Design Convolution2D, start of the top module:
module Convolution2D(clk, rst, en_conv2d, base_result_addr, pix_base_addr, kernel_base_addr,
							in_pix, completed, pix_done, addrA, addrB, out_pix, kernel_weight
							);
	input signed[15:0]in_pix, kernel_weight;
	input clk, rst, en_conv2d;
	input [13:0]kernel_base_addr;
	input [13:0]pix_base_addr;
	input [13:0]base_result_addr;
	parameter img_width = 48, kernel_size = 3;
	output completed, pix_done;
	output signed[31:0] out_pix;
	output [13:0]addrA, addrB;
	wire en, ack;
	wire [13:0]pix_addr;
	wire [13:0]kernel_addr;
	wire [13:0]result_addr;
	ctrl_conv2D #(img_width, kernel_size) C2(rst, en_conv2d, clk, pix_done, base_result_addr, pix_base_addr, kernel_base_addr, pix_addr, kernel_addr, en, ack, result_addr, completed);	
	pixelpointprocessor #(img_width, kernel_size) P1(rst, en, clk, ack, result_addr, pix_addr, kernel_addr, in_pix, kernel_weight, pix_done, addrA, addrB, out_pix);
endmodule
==> flow/config.mk <==
export PLATFORM = sky130hd
export DESIGN_NAME = Convolution2D
export DESIGN_NICKNAME = Convolution2D
export VERILOG_FILES = /design/flow/design.v
export SDC_FILE = /design/flow/constraint.sdc
export NUM_CORES = 4
export LEC_CHECK = 0
export CAP_MARGIN = 5
export CELL_PAD_IN_SITES_DETAIL_PLACEMENT = 2
export CELL_PAD_IN_SITES_GLOBAL_PLACEMENT = 1
export CORE_ASPECT_RATIO = 0.98
export CORE_MARGIN = 10
export CORE_UTILIZATION = 35
export CTS_CLUSTER_DIAMETER = 47
export CTS_CLUSTER_SIZE = 50
export GPL_ROUTABILITY_DRIVEN = 1
export GPL_TIMING_DRIVEN = 0
export HOLD_SLACK_MARGIN = 0.2
export MIN_ROUTING_LAYER = met2
export SETUP_SLACK_MARGIN = 1.66
export SLEW_MARGIN = 40
==> flow/constraint.sdc <==
create_clock -name core_clock -period 11.1 [get_ports {clk}]
set_input_delay 2.2200 -clock core_clock [delete_from_list [all_inputs] [get_ports {clk}]]
set_output_delay 2.2200 -clock core_clock [all_outputs]
set_load 0.01 [all_outputs]
run.sh (not shown) runs the stock make flow with config.mk's settings and CLKGATE_MAP_FILE=.
Rerun with:
- CELL_PAD_IN_SITES_DETAIL_PLACEMENT: 2 -> not set
- CELL_PAD_IN_SITES_GLOBAL_PLACEMENT: 1 -> not set
- CORE_MARGIN: 10 -> 2
- CORE_UTILIZATION: 35 -> 71
- CTS_CLUSTER_SIZE: 50 -> 73
- GPL_TIMING_DRIVEN: 0 -> 1
- HOLD_SLACK_MARGIN: 0.2 -> not set
- MIN_ROUTING_LAYER: met2 -> met1
- PLACE_DENSITY: not set -> 0.66
- SETUP_SLACK_MARGIN: 1.66 -> not set
- SLEW_MARGIN: 40 -> 20
- clock period: 11.1 -> 6.81 ns (I/O delays scaled with it)
What happened: The new run reached the layout checks and failed them: setup timing. Setup slack got worse by 2.1 ns. Sequential share of layout area goes down by 1.1 points. Design area goes up by 6.4%. Final cell count goes down by 8.1%. Clock skew barely changes. Core utilization goes up by 49 points. First-iteration DRC count goes down by 36%. Wire length goes down by 15%. Area after synthesis does not change. Via count goes down by 20%.
Rerun with:
- CAP_MARGIN: 5 -> 20
- CORE_ASPECT_RATIO: 0.98 -> not set
- CORE_UTILIZATION: 71 -> 60
- CTS_CLUSTER_DIAMETER: 47 -> not set
- CTS_CLUSTER_SIZE: 73 -> not set
- GPL_ROUTABILITY_DRIVEN: 1 -> not set
- GPL_TIMING_DRIVEN: 1 -> not set
- MIN_ROUTING_LAYER: met1 -> not set
- PLACE_DENSITY: 0.66 -> not set
- clock period: 6.81 -> 4.42 ns (I/O delays scaled with it)
Effect: The changed run ran to the end with violations: setup timing. Utilization went down by 9.8 points. Hold slack hardly moves. Synthesized area stays the same.
Rerun with:
- CORE_UTILIZATION: 60 -> 66
- clock period: 4.42 -> 6.9 ns (I/O delays scaled with it)
What happened: The new run passed the timing, design-rule and antenna checks. Routed wire length falls by 7.0%. Design area falls by 7.2%. Setup slack gains 1.8 ns. Utilization rises by 1.6 points. Final cell count decreases by 6.3%. Register-to-register slack gets better by 2.4 ns. Clock skew came out higher by 0.0055 ns.

---

== build 69 ==
Convolution2D again, from the RTL that the note above started with.
==> flow/design.v (excerpt) <==
module Convolution2D(clk, rst, en_conv2d, base_result_addr, pix_base_addr, kernel_base_addr,
							in_pix, completed, pix_done, addrA, addrB, out_pix, kernel_weight
							);
Settings: LEC_CHECK=0, CAP_MARGIN=20, CELL_PAD_IN_SITES_GLOBAL_PLACEMENT=0, CORE_ASPECT_RATIO=0.5, CORE_MARGIN=7, CORE_UTILIZATION=66, CTS_CLUSTER_DIAMETER=154, CTS_CLUSTER_SIZE=100, HOLD_SLACK_MARGIN=0.26, SETUP_SLACK_MARGIN=-0.98, SLEW_MARGIN=20, TNS_END_PERCENT=20; clock period 10.0 ns.
No stage failed in build 69, and the final checks on the layout all came back clean.
Here is what was changed in the inputs of build 13 compared with build 69.
# build 69
export LEC_CHECK = 0
export CAP_MARGIN = 20
export CELL_PAD_IN_SITES_GLOBAL_PLACEMENT = 0
export CORE_ASPECT_RATIO = 0.5
export CORE_MARGIN = 7
export CORE_UTILIZATION = 66
export CTS_CLUSTER_DIAMETER = 154
export CTS_CLUSTER_SIZE = 100
export HOLD_SLACK_MARGIN = 0.26
export SETUP_SLACK_MARGIN = -0.98
export SLEW_MARGIN = 20
export TNS_END_PERCENT = 20
create_clock -name core_clock -period 10.0 [get_ports {clk}]
# build 13
export LEC_CHECK = 0
export CAP_MARGIN = 20
export CORE_MARGIN = 2
export CORE_UTILIZATION = 46
export CTS_CLUSTER_DIAMETER = 149
export CTS_CLUSTER_SIZE = 98
export PLACE_DENSITY_LB_ADDON = 0.2
export SLEW_MARGIN = 20
export TNS_END_PERCENT = 30
create_clock -name core_clock -period 10.0 [get_ports {clk}]
Notes after the runs:
Every stage of the flow completed for build 13, and the final layout passed the timing, design-rule and antenna checks.
Going from build 69 to build 13, summed standard-cell area reported by yosys closely matched the old numbers; clock-buffer cell count increased by 1 relative to the old numbers; number of non-clock buffers decreased by 0.64% relative to the old numbers; routed wire length increased by 610 um relative to the old numbers; routed length on met3 decreased by about 5% relative to the old numbers.
Build 13 has final area above what build 69 had.
Going from build 69 to build 13, number of cell rows grows by 30.
Required time reported for the critical path endpoint: higher on build 69
The following lists how build 71 was set up differently from build 13:
# build 13
export LEC_CHECK = 0
export CAP_MARGIN = 20
export CORE_MARGIN = 2
export CORE_UTILIZATION = 46
export CTS_CLUSTER_DIAMETER = 149
export CTS_CLUSTER_SIZE = 98
export PLACE_DENSITY_LB_ADDON = 0.2
export SLEW_MARGIN = 20
export TNS_END_PERCENT = 30
create_clock -name core_clock -period 10.0 [get_ports {clk}]
# build 71
export LEC_CHECK = 0
export CAP_MARGIN = 20
export CELL_PAD_IN_SITES_GLOBAL_PLACEMENT = 0
export CORE_ASPECT_RATIO = 0.5
export CORE_MARGIN = 7
export CORE_UTILIZATION = 66
export CTS_CLUSTER_DIAMETER = 154
export CTS_CLUSTER_SIZE = 100
export HOLD_SLACK_MARGIN = 0.26
export PLACE_DENSITY = 0.95
export SETUP_SLACK_MARGIN = -0.54
export SLEW_MARGIN = 20
export TNS_END_PERCENT = 30
create_clock -name core_clock -period 10.0 [get_ports {clk}]
## What came out
- No stage failed in build 71, and the final checks on the layout all came back clean.
- Build 13 -> build 71: area reported by Yosys stat delta 0, exact match
- Cell count, build 71 and build 13: lower on build 71
- A start point of the critical path of in_pix[1] is what build 71 shows, while kernel_weight[15] belongs to build 13.
- | post-DP HPWL | higher: build 71 |
- Comparing build 71 against build 13, there is no change at all in total DRC errors in the routed layout.

---

lane 1:
Convolution2D again, from the RTL that the note above started with.
## Convolution2D
module Convolution2D(clk, rst, en_conv2d, base_result_addr, pix_base_addr, kernel_base_addr,
							in_pix, completed, pix_done, addrA, addrB, out_pix, kernel_weight
							);
Settings: LEC_CHECK=0, CAP_MARGIN=20, CELL_PAD_IN_SITES_GLOBAL_PLACEMENT=0, CORE_ASPECT_RATIO=0.5, CORE_MARGIN=7, CORE_UTILIZATION=72, CTS_CLUSTER_DIAMETER=154, CTS_CLUSTER_SIZE=100, HOLD_SLACK_MARGIN=-0.08, SETUP_SLACK_MARGIN=-0.54, SLEW_MARGIN=20; clock period 10.0 ns.
Changes in lane 2 relative to lane 1:
# lane 1
export LEC_CHECK = 0
export CAP_MARGIN = 20
export CELL_PAD_IN_SITES_GLOBAL_PLACEMENT = 0
export CORE_ASPECT_RATIO = 0.5
export CORE_MARGIN = 7
export CORE_UTILIZATION = 72
export CTS_CLUSTER_DIAMETER = 154
export CTS_CLUSTER_SIZE = 100
export HOLD_SLACK_MARGIN = -0.08
export SETUP_SLACK_MARGIN = -0.54
export SLEW_MARGIN = 20
create_clock -name core_clock -period 10.0 [get_ports {clk}]
# lane 2
export LEC_CHECK = 0
export ABC_AREA = 1
export CAP_MARGIN = 10
export CORE_MARGIN = 2
export CORE_UTILIZATION = 46
export CTS_CLUSTER_DIAMETER = 149
export CTS_CLUSTER_SIZE = 98
export PLACE_DENSITY_LB_ADDON = 0.2
export SLEW_MARGIN = 0
export TNS_END_PERCENT = 30
create_clock -name core_clock -period 10.0 [get_ports {clk}]
==> comparison <==
Lane 2: no failed stages, no open violations at the end. Going from lane 1 to lane 2, count of placed standard cells in the final layout, fillers left out now sits higher; design area went up by 1600 um^2. Total stage count of the critical path was lower in the run labelled lane 1. Relative to lane 1, total via count in the routed design has gone up in lane 2.
--- input diff lane 2..lane 3 ---
# lane 2
export LEC_CHECK = 0
export ABC_AREA = 1
export CAP_MARGIN = 10
export CORE_MARGIN = 2
export CORE_UTILIZATION = 46
export CTS_CLUSTER_DIAMETER = 149
export CTS_CLUSTER_SIZE = 98
export PLACE_DENSITY_LB_ADDON = 0.2
export SLEW_MARGIN = 0
export TNS_END_PERCENT = 30
create_clock -name core_clock -period 10.0 [get_ports {clk}]
# lane 3
export LEC_CHECK = 0
export CAP_MARGIN = 10
export CELL_PAD_IN_SITES_DETAIL_PLACEMENT = 2
export CORE_MARGIN = 2
export CORE_UTILIZATION = 40
export SLEW_MARGIN = 20
create_clock -name core_clock -period 10.0 [get_ports {clk}]
Results
The synthesized cell count number comes out higher for lane 2 vs lane 3. From lane 2 to lane 3 the numbers moved as follows: clock-pin slew on the worst setup and hold paths ~0 delta, count of non-CTS inverters in the layout shows a reduction of 259, share of final layout cell area taken by non-clock buffers now sits higher, die size now larger.
Input changes introduced in lane 4 (baseline for comparison: lane 3):
# lane 3
export LEC_CHECK = 0
export CAP_MARGIN = 10
export CELL_PAD_IN_SITES_DETAIL_PLACEMENT = 2
export CORE_MARGIN = 2
export CORE_UTILIZATION = 40
export SLEW_MARGIN = 20
create_clock -name core_clock -period 10.0 [get_ports {clk}]
# lane 4
export LEC_CHECK = 0
export CAP_MARGIN = 20
export CORE_MARGIN = 2
export CORE_UTILIZATION = 43
export CTS_CLUSTER_DIAMETER = 149
export CTS_CLUSTER_SIZE = 98
export PLACE_DENSITY_LB_ADDON = 0.2
export SLEW_MARGIN = 20
export TNS_END_PERCENT = 100
create_clock -name core_clock -period 10.0 [get_ports {clk}]
## What came out
Between lane 4 and lane 3, it is lane 4 whose global-route usage is lower, by 7.8 points. From lane 3 to lane 4 the numbers moved as follows: post-placement cell area saw a decrease, post-synthesis register bit count saw little to no change. Summary of lane 4 over lane 3: utilization has increased; design area flat; delay contributed by the slowest stage of the critical path held; core area lower. Lane 4 vs lane 3: routed wire length down by more than a quarter. Number of cells on the worst reg-to-reg path down 1 in lane 4 wrt lane 3.
> inputs changed (lane 4 -> lane 5)
# lane 4
export LEC_CHECK = 0
export CAP_MARGIN = 20
export CORE_MARGIN = 2
export CORE_UTILIZATION = 43
export CTS_CLUSTER_DIAMETER = 149
export CTS_CLUSTER_SIZE = 98
export PLACE_DENSITY_LB_ADDON = 0.2
export SLEW_MARGIN = 20
export TNS_END_PERCENT = 100
create_clock -name core_clock -period 10.0 [get_ports {clk}]
# lane 5
export LEC_CHECK = 0
export ABC_AREA = 1
export CAP_MARGIN = 20
export CORE_MARGIN = 2
export CORE_UTILIZATION = 40
export CTS_CLUSTER_DIAMETER = 297
export GPL_TIMING_DRIVEN = 0
export HOLD_SLACK_MARGIN = -0.07
export MAX_ROUTING_LAYER = met4
export MIN_ROUTING_LAYER = met2
export PLACE_DENSITY_LB_ADDON = 0.26
export SLEW_MARGIN = 5
create_clock -name core_clock -period 10.0 [get_ports {clk}]
## What came out
- Going from lane 4 to lane 5, least setup slack across all paths after layout shrank by 0.056 ns, final wirelength higher, number of logic gates picked up an extra 256, register area shows no meaningful change, number of cells in the design after placement +654.
- Looking at maximum clock frequency, lane 5 sits below lane 4.
- When lane 5 is set beside lane 4, its per-instance average area after synthesis turns out to be 1.4 um^2 smaller.
- Final-layout clock buffer total: lane 5 higher than lane 4
